## red
Design Remoto, start of the top module:
module Remoto(clk,rst,entrada,comando,su,sd,suB,sdB,saida_1,saida1_1,saida2_1,soma_result_1,sinal_A,sinal_B);
==> flow/config.mk <==
export PLATFORM = sky130hd
export DESIGN_NAME = Remoto
export DESIGN_NICKNAME = Remoto
export VERILOG_FILES = /design/flow/design.v
export SDC_FILE = /design/flow/constraint.sdc
export NUM_CORES = 4
export LEC_CHECK = 0
export ABC_AREA = 1
export CAP_MARGIN = 15
export CORE_MARGIN = 2
export CORE_UTILIZATION = 71
export CTS_CLUSTER_DIAMETER = 196
export CTS_CLUSTER_SIZE = 15
export GPL_ROUTABILITY_DRIVEN = 1
export HOLD_SLACK_MARGIN = -0.09
export MAX_ROUTING_LAYER = met4
export PLACE_DENSITY_LB_ADDON = 0.04
export SETUP_SLACK_MARGIN = 1.78
export SLEW_MARGIN = 5
export TNS_END_PERCENT = 5
==> flow/constraint.sdc <==
create_clock -name core_clock -period 6.12 [get_ports {clk}]
set_input_delay 1.2240 -clock core_clock [delete_from_list [all_inputs] [get_ports {clk}]]
set_output_delay 1.2240 -clock core_clock [all_outputs]
set_load 0.01 [all_outputs]
run.sh (not shown) runs the stock make flow with config.mk's settings and CLKGATE_MAP_FILE=.
5_1_grt: red exited with error
Edits applied to the flow inputs when going from red to blue:
# red
export LEC_CHECK = 0
export ABC_AREA = 1
export CAP_MARGIN = 15
export CORE_MARGIN = 2
export CORE_UTILIZATION = 71
export CTS_CLUSTER_DIAMETER = 196
export CTS_CLUSTER_SIZE = 15
export GPL_ROUTABILITY_DRIVEN = 1
export HOLD_SLACK_MARGIN = -0.09
export MAX_ROUTING_LAYER = met4
export PLACE_DENSITY_LB_ADDON = 0.04
export SETUP_SLACK_MARGIN = 1.78
export SLEW_MARGIN = 5
export TNS_END_PERCENT = 5
create_clock -name core_clock -period 6.12 [get_ports {clk}]
# blue
export LEC_CHECK = 0
export ABC_AREA = 1
export CAP_MARGIN = 15
export CORE_MARGIN = 2
export CORE_UTILIZATION = 71
export CTS_CLUSTER_DIAMETER = 198
export CTS_CLUSTER_SIZE = 59
export GPL_ROUTABILITY_DRIVEN = 0
export PLACE_DENSITY_LB_ADDON = 0.04
export SETUP_SLACK_MARGIN = 0.26
export SLEW_MARGIN = 20
create_clock -name core_clock -period 7.27 [get_ports {clk}]
## What came out
The final layout from blue, which completed every stage, passed the timing, design-rule and antenna checks at the end of the flow.
Cell area reported after detailed placement was lower in the run labelled blue.
blue vs red — pre-CTS setup slack rose 250 ps.
Yosys chip area: red vs blue identical
~same count of instantiated cells in the yosys netlist in red and blue
And-or/or-and share of the synthesized area: blue vs red identical
Setup changes, blue to green
# blue
export LEC_CHECK = 0
export ABC_AREA = 1
export CAP_MARGIN = 15
export CORE_MARGIN = 2
export CORE_UTILIZATION = 71
export CTS_CLUSTER_DIAMETER = 198
export CTS_CLUSTER_SIZE = 59
export GPL_ROUTABILITY_DRIVEN = 0
export PLACE_DENSITY_LB_ADDON = 0.04
export SETUP_SLACK_MARGIN = 0.26
export SLEW_MARGIN = 20
create_clock -name core_clock -period 7.27 [get_ports {clk}]
# green
export LEC_CHECK = 0
export ABC_AREA = 1
export CAP_MARGIN = 15
export CORE_MARGIN = 2
export CORE_UTILIZATION = 71
export CTS_CLUSTER_DIAMETER = 198
export CTS_CLUSTER_SIZE = 59
export GPL_ROUTABILITY_DRIVEN = 0
export MAX_ROUTING_LAYER = met4
export PLACE_DENSITY_LB_ADDON = 0.04
export SETUP_SLACK_MARGIN = 0.26
export SLEW_MARGIN = 20
export TNS_END_PERCENT = 5
create_clock -name core_clock -period 6.49 [get_ports {clk}]
Notes after the runs:
- green completed end to end; final checks failed (setup timing).
- Relative to blue, power share of the clock group has gone up in green.
- The top power consumer group comes out registers in one run and clock in the other, namely in blue and green respectively.
- Max share of the clock period used by the worst path across blue and green: green
- Diff blue -> green: final cell count without fillers up 32; setup slack down 840 ps.
- Delta (green minus blue): total chip power up 14%; clock power +about 17%; wire length of the first global-routing pass +2800 um.
- | cell area after layout | green vs blue | 3.1% higher |
- Non-clock buffer count, blue and green: larger value in green
The inputs of orange differ from those of green as listed below.
# green
export LEC_CHECK = 0
export ABC_AREA = 1
export CAP_MARGIN = 15
export CORE_MARGIN = 2
export CORE_UTILIZATION = 71
export CTS_CLUSTER_DIAMETER = 198
export CTS_CLUSTER_SIZE = 59
export GPL_ROUTABILITY_DRIVEN = 0
export MAX_ROUTING_LAYER = met4
export PLACE_DENSITY_LB_ADDON = 0.04
export SETUP_SLACK_MARGIN = 0.26
export SLEW_MARGIN = 20
export TNS_END_PERCENT = 5
create_clock -name core_clock -period 6.49 [get_ports {clk}]
# orange
export LEC_CHECK = 0
export ABC_AREA = 1
export CAP_MARGIN = 15
export CORE_MARGIN = 2
export CORE_UTILIZATION = 71
export CTS_CLUSTER_DIAMETER = 204
export CTS_CLUSTER_SIZE = 15
export GPL_ROUTABILITY_DRIVEN = 1
export MAX_ROUTING_LAYER = met4
export PLACE_DENSITY_LB_ADDON = 0.04
export SLEW_MARGIN = 20
create_clock -name core_clock -period 6.12 [get_ports {clk}]
## What came out
orange terminated abnormally: 5_1_grt reported ODB-0269. orange -> green: average cell area after synthesis delta 0, exact match. Reported for green and orange, count of input and output buffers turned out identical to the last digit. Compared with green, in orange unique cell type count in the Yosys netlist flat; count of standard-cell rows flat; post-synthesis instance total flat; post-placement cell count up 1.1%. orange against green: post-CTS resize count rose by about 100%; number of nets at floorplan about even. Pre-CTS setup slack, green and orange: larger value in orange.
[inputs] purple vs orange
# orange
export LEC_CHECK = 0
export ABC_AREA = 1
export CAP_MARGIN = 15
export CORE_MARGIN = 2
export CORE_UTILIZATION = 71
export CTS_CLUSTER_DIAMETER = 204
export CTS_CLUSTER_SIZE = 15
export GPL_ROUTABILITY_DRIVEN = 1
export MAX_ROUTING_LAYER = met4
export PLACE_DENSITY_LB_ADDON = 0.04
export SLEW_MARGIN = 20
create_clock -name core_clock -period 6.12 [get_ports {clk}]
# purple
export LEC_CHECK = 0
export ABC_AREA = 1
export CAP_MARGIN = 15
export CORE_MARGIN = 2
export CORE_UTILIZATION = 71
export CTS_CLUSTER_DIAMETER = 196
export CTS_CLUSTER_SIZE = 15
export GPL_ROUTABILITY_DRIVEN = 1
export HOLD_SLACK_MARGIN = 0.29
export MAX_ROUTING_LAYER = met4
export PLACE_DENSITY_LB_ADDON = 0.04
export SETUP_SLACK_MARGIN = -0.18
export SLEW_MARGIN = 5
create_clock -name core_clock -period 6.12 [get_ports {clk}]
==> comparison <==
- purple: complete, dirty (setup timing)
- Number of nets at floorplan essentially unchanged between orange and purple.
- From orange to purple, number of cells produced by synthesis did not move at all.
- Reported for purple and orange, weighted congestion at the end of routability-driven global placement turned out identical to the last digit.
- Comparing orange against purple, there is no change at all in number of H-tree branching levels.
- Comparing purple against orange, there is no change at all in number of enable flip-flop cells.

========
Remoto again, from the RTL that the note above started with.
Settings: LEC_CHECK=0, ABC_AREA=1, CAP_MARGIN=20, CELL_PAD_IN_SITES_GLOBAL_PLACEMENT=3, CORE_MARGIN=3, CORE_UTILIZATION=71, CTS_CLUSTER_DIAMETER=346, CTS_CLUSTER_SIZE=59, GPL_ROUTABILITY_DRIVEN=1, MAX_ROUTING_LAYER=met5, PLACE_DENSITY=0.78, SETUP_SLACK_MARGIN=2.83, SLEW_MARGIN=20; clock period 10.4 ns.
The baseline aborted during 3_1_place_gp_skip_io, error GPL-0301.
Change:
- CELL_PAD_IN_SITES_DETAIL_PLACEMENT: not set -> 2
- CELL_PAD_IN_SITES_GLOBAL_PLACEMENT: 3 -> not set
- CORE_MARGIN: 3 -> 2
- CORE_UTILIZATION: 71 -> 40
- CTS_CLUSTER_DIAMETER: 346 -> not set
- CTS_CLUSTER_SIZE: 59 -> not set
- GPL_ROUTABILITY_DRIVEN: 1 -> not set
- MAX_ROUTING_LAYER: met5 -> not set
- PLACE_DENSITY: 0.78 -> not set
- SETUP_SLACK_MARGIN: 2.83 -> not set
- clock period: 10.4 -> 14.0 ns (I/O delays scaled with it)
What happened: The changed run completed with no timing, DRC or antenna violations. Die size rises by 70%. Area after synthesis is unchanged. Synthesized cell count stays the same.
Change:
- CELL_PAD_IN_SITES_DETAIL_PLACEMENT: 2 -> not set
- CORE_UTILIZATION: 40 -> 56
- CTS_CLUSTER_DIAMETER: not set -> 381
- CTS_CLUSTER_SIZE: not set -> 98
- PLACE_DENSITY: not set -> 0.35
- SETUP_SLACK_MARGIN: not set -> -0.62
- TNS_END_PERCENT: not set -> 15
Via count decreases by 22%.
Non-clock buffer count increases by 1.
Die area decreases by 28%.
Cell area decreases by 1.2%.
Wire length decreases by 62%.
Critical path depth increases by 3.
Worst hold slack is worse by 0.037 ns.
Final cell count decreases by 5.1%.
Maximum frequency increases by 21%.
Power decreases by 5.4%.
Change:
- ABC_AREA: 1 -> not set
- CORE_UTILIZATION: 56 -> 64
- CTS_CLUSTER_DIAMETER: 381 -> not set
- CTS_CLUSTER_SIZE: 98 -> not set
- PLACE_DENSITY: 0.35 -> not set
- SETUP_SLACK_MARGIN: -0.62 -> not set
- TNS_END_PERCENT: 15 -> not set
- clock period: 14.0 -> 6.02 ns (I/O delays scaled with it)
The new run finished but failed the layout checks on negative setup slack; design area went up by 15%; via count rises by 8.4%; final cell count is lower by 9.2%; routed wire length climbs by 26%; die area went down by 14%; global-route usage goes up by 7.5 points; flip-flop count does not change; power increases by 140%; register-to-register slack got worse by 8.5 ns; clock-buffer cell count goes down by 1.

========
Starting RTL as in the previous note.
make LEC_CHECK=0 ABC_AREA=0 CAP_MARGIN=20 CELL_PAD_IN_SITES_GLOBAL_PLACEMENT=1 CORE_ASPECT_RATIO=0.5 CORE_MARGIN=2 CORE_UTILIZATION=56 CTS_CLUSTER_DIAMETER=205 CTS_CLUSTER_SIZE=98 PLACE_DENSITY=0.46 SETUP_SLACK_MARGIN=-0.41 SLEW_MARGIN=20 TNS_END_PERCENT=15 finish   # period 14.0 ns
Change:
Settings changed: ABC_AREA 0 to 1, CELL_PAD_IN_SITES_DETAIL_PLACEMENT set to 0, CELL_PAD_IN_SITES_GLOBAL_PLACEMENT 1 to not set, CORE_ASPECT_RATIO 0.5 to 1.39, CORE_UTILIZATION 56 to 40, CTS_CLUSTER_DIAMETER 205 to not set, CTS_CLUSTER_SIZE 98 to 28, PLACE_DENSITY 0.46 to not set, SETUP_SLACK_MARGIN -0.41 to not set, TNS_END_PERCENT 15 to not set.
Wire length is lower by 3.2%.
Sequential cell count does not change.
Design area is higher by 4.3%.
Core utilization is lower by 17 points.
Cell count is higher by 26%.
Synthesized area is higher by 2.0%.
Synthesized cell count is higher by 21%.
Sequential share of layout area is lower by 0.84 points.
Setup slack improves by 2.0 ns.
Via count is higher by 2.3%.
Change:
Settings changed: ABC_AREA 1 to not set, CELL_PAD_IN_SITES_DETAIL_PLACEMENT 0 to not set, CORE_ASPECT_RATIO 1.39 to not set, CORE_UTILIZATION 40 to 59, CTS_CLUSTER_SIZE 28 to not set.
Clock period 14.0 ns to 6.18 ns, I/O delays scaled along.
After rerunning:
- This time the run finished but failed the layout checks on negative setup slack
- setup slack degrades by 5.4 ns
- power climbs by 120%
- clock power climbs by 110%
- clock-buffer cell count drops by 2
- worst hold slack degrades by 0.018 ns
- via count climbs by 3.7%
- design area climbs by 11%
- global-route usage climbs by 9.8 points

========
Starting RTL as in the previous note.
==> flow/config.mk <==
export PLATFORM = sky130hd
export DESIGN_NAME = Remoto
export DESIGN_NICKNAME = Remoto
export VERILOG_FILES = /design/flow/design.v
export SDC_FILE = /design/flow/constraint.sdc
export NUM_CORES = 4
export LEC_CHECK = 0
export ABC_AREA = 1
export CAP_MARGIN = 15
export CORE_ASPECT_RATIO = 0.52
export CORE_MARGIN = 3
export CORE_UTILIZATION = 71
export CTS_CLUSTER_DIAMETER = 346
export CTS_CLUSTER_SIZE = 99
export GPL_ROUTABILITY_DRIVEN = 0
export PLACE_DENSITY_LB_ADDON = 0.04
export SETUP_SLACK_MARGIN = 3.52
export SLEW_MARGIN = 20
export TNS_END_PERCENT = 5
==> flow/constraint.sdc <==
create_clock -name core_clock -period 11.8 [get_ports {clk}]
set_input_delay 2.3600 -clock core_clock [delete_from_list [all_inputs] [get_ports {clk}]]
set_output_delay 2.3600 -clock core_clock [all_outputs]
set_load 0.01 [all_outputs]
The starting point completed with no timing, DRC or antenna violations.
Edit:
Settings changed: CAP_MARGIN 15 to 0, CORE_ASPECT_RATIO 0.52 to unset, CORE_MARGIN 3 to 2, CTS_CLUSTER_DIAMETER 346 to 221, CTS_CLUSTER_SIZE 99 to 15, GPL_ROUTABILITY_DRIVEN 0 to unset, PLACE_DENSITY_LB_ADDON 0.04 to 0.11, SETUP_SLACK_MARGIN 3.52 to unset.
Clock period 11.8 ns to 6.36 ns, I/O delays scaled along.
With this change the flow completed and failed the layout checks on negative setup slack.
Wire length rises by 2.2%.
Register-to-register slack got worse by 5.0 ns.
Non-clock buffer count rises by 64.
Cell count rises by 3.0%.
Die size falls by 3.1%.
Clock power rises by 71%.
Via count rises by 2.3%.
Sequential power rises by 86%.
Utilization rises by 3.6 points.
Critical path depth rises by 6.
Edit:
Settings changed: CAP_MARGIN 0 to 20, CORE_UTILIZATION 71 to 70.
Clock period 6.36 ns to 6.52 ns, I/O delays scaled along.
The changed run completed, yet does not pass: negative setup slack.
First-iteration DRC count falls by a little under a tenth.
Setup slack gets better by 0.46 ns.
Final cell count barely changes.
Edit:
Settings changed: ABC_AREA 1 to unset, CTS_CLUSTER_DIAMETER 221 to 216, CTS_CLUSTER_SIZE 15 to 34, PLACE_DENSITY_LB_ADDON 0.11 to unset, TNS_END_PERCENT 5 to unset.
Clock period 6.52 ns to 6.02 ns, I/O delays scaled along.
Effect: The changed run finished but fails on negative setup slack. Setup slack loses 1.7 ns. Sequential power rises by about 8%. Global-route usage went up by 6.9 points. Wire length rose by 59%. Die area fell by 1.9%. Clock power climbs by about 20%. Final area rose by 11%.
Edit:
Settings changed: ABC_AREA set to 1, CTS_CLUSTER_DIAMETER 216 to unset, CTS_CLUSTER_SIZE 34 to 39.
Clock period 6.02 ns to 6.18 ns, I/O delays scaled along.
Effect:
- The new run ran to the end with violations: negative setup slack
- first-iteration DRC count falls by 15%
- hold slack gets better by 0.019 ns
- sequential cell count stays the same
- sequential power hardly moves
- worst setup slack gets better by 0.17 ns

========
Remoto again, from the RTL that the note above started with.
export LEC_CHECK = 0
export ABC_AREA = 1
export CAP_MARGIN = 20
export CORE_ASPECT_RATIO = 1.33
export CORE_MARGIN = 2
export CORE_UTILIZATION = 72
export CTS_CLUSTER_DIAMETER = 393
export CTS_CLUSTER_SIZE = 98
export PLACE_DENSITY = 0.4
export SLEW_MARGIN = 20
export TNS_END_PERCENT = 10
create_clock -name core_clock -period 6.19 [get_ports {clk}]
The first run completed and failed the layout checks on setup timing.
==> next run, changes <==
ABC_AREA = unset   (was 1)
CORE_ASPECT_RATIO = unset   (was 1.33)
CORE_UTILIZATION = 40   (was 72)
CTS_CLUSTER_DIAMETER = unset   (was 393)
CTS_CLUSTER_SIZE = unset   (was 98)
PLACE_DENSITY = unset   (was 0.4)
TNS_END_PERCENT = unset   (was 10)
clock period = 11.0 ns   (was 6.19 ns; I/O delays follow)
Now the flow completed with no timing, DRC or antenna violations.
Via count shrinks by 19%.
Register-to-register slack improved by 4.8 ns.
Sequential cell count does not change.
Clock skew decreases by 0.0059 ns.
Die area rose by 74%.
Cell area went down by 9.1%.
Clock-buffer cell count went down by 1.
Non-clock buffer count decreases by 84.

========
Remoto again, from the RTL that the note above started with.
Settings: LEC_CHECK=0, ABC_AREA=1, CAP_MARGIN=15, CORE_MARGIN=2, CORE_UTILIZATION=71, CTS_CLUSTER_DIAMETER=198, CTS_CLUSTER_SIZE=76, GPL_ROUTABILITY_DRIVEN=0, MAX_ROUTING_LAYER=met4, PLACE_DENSITY_LB_ADDON=0.04, SETUP_SLACK_MARGIN=2.05, SLEW_MARGIN=20; clock period 7.27 ns.
The starting point aborted during global routing.
Next try:
Settings changed: ABC_AREA 1 to default, CAP_MARGIN 15 to 20, CORE_UTILIZATION 71 to 72, CTS_CLUSTER_DIAMETER 198 to default, CTS_CLUSTER_SIZE 76 to default, GPL_ROUTABILITY_DRIVEN 0 to default, PLACE_DENSITY_LB_ADDON 0.04 to default, SETUP_SLACK_MARGIN 2.05 to default.
Clock period 7.27 ns to 6.47 ns, I/O delays scaled along.
After rerunning: With this change the flow finished but fails on setup timing. Synthesized area is lower by 1.9%. Die area went down by about 3.2%. Synthesized cell count drops by about 18%.
Power figures rest on the tool's default switching activity, not on a simulated workload.
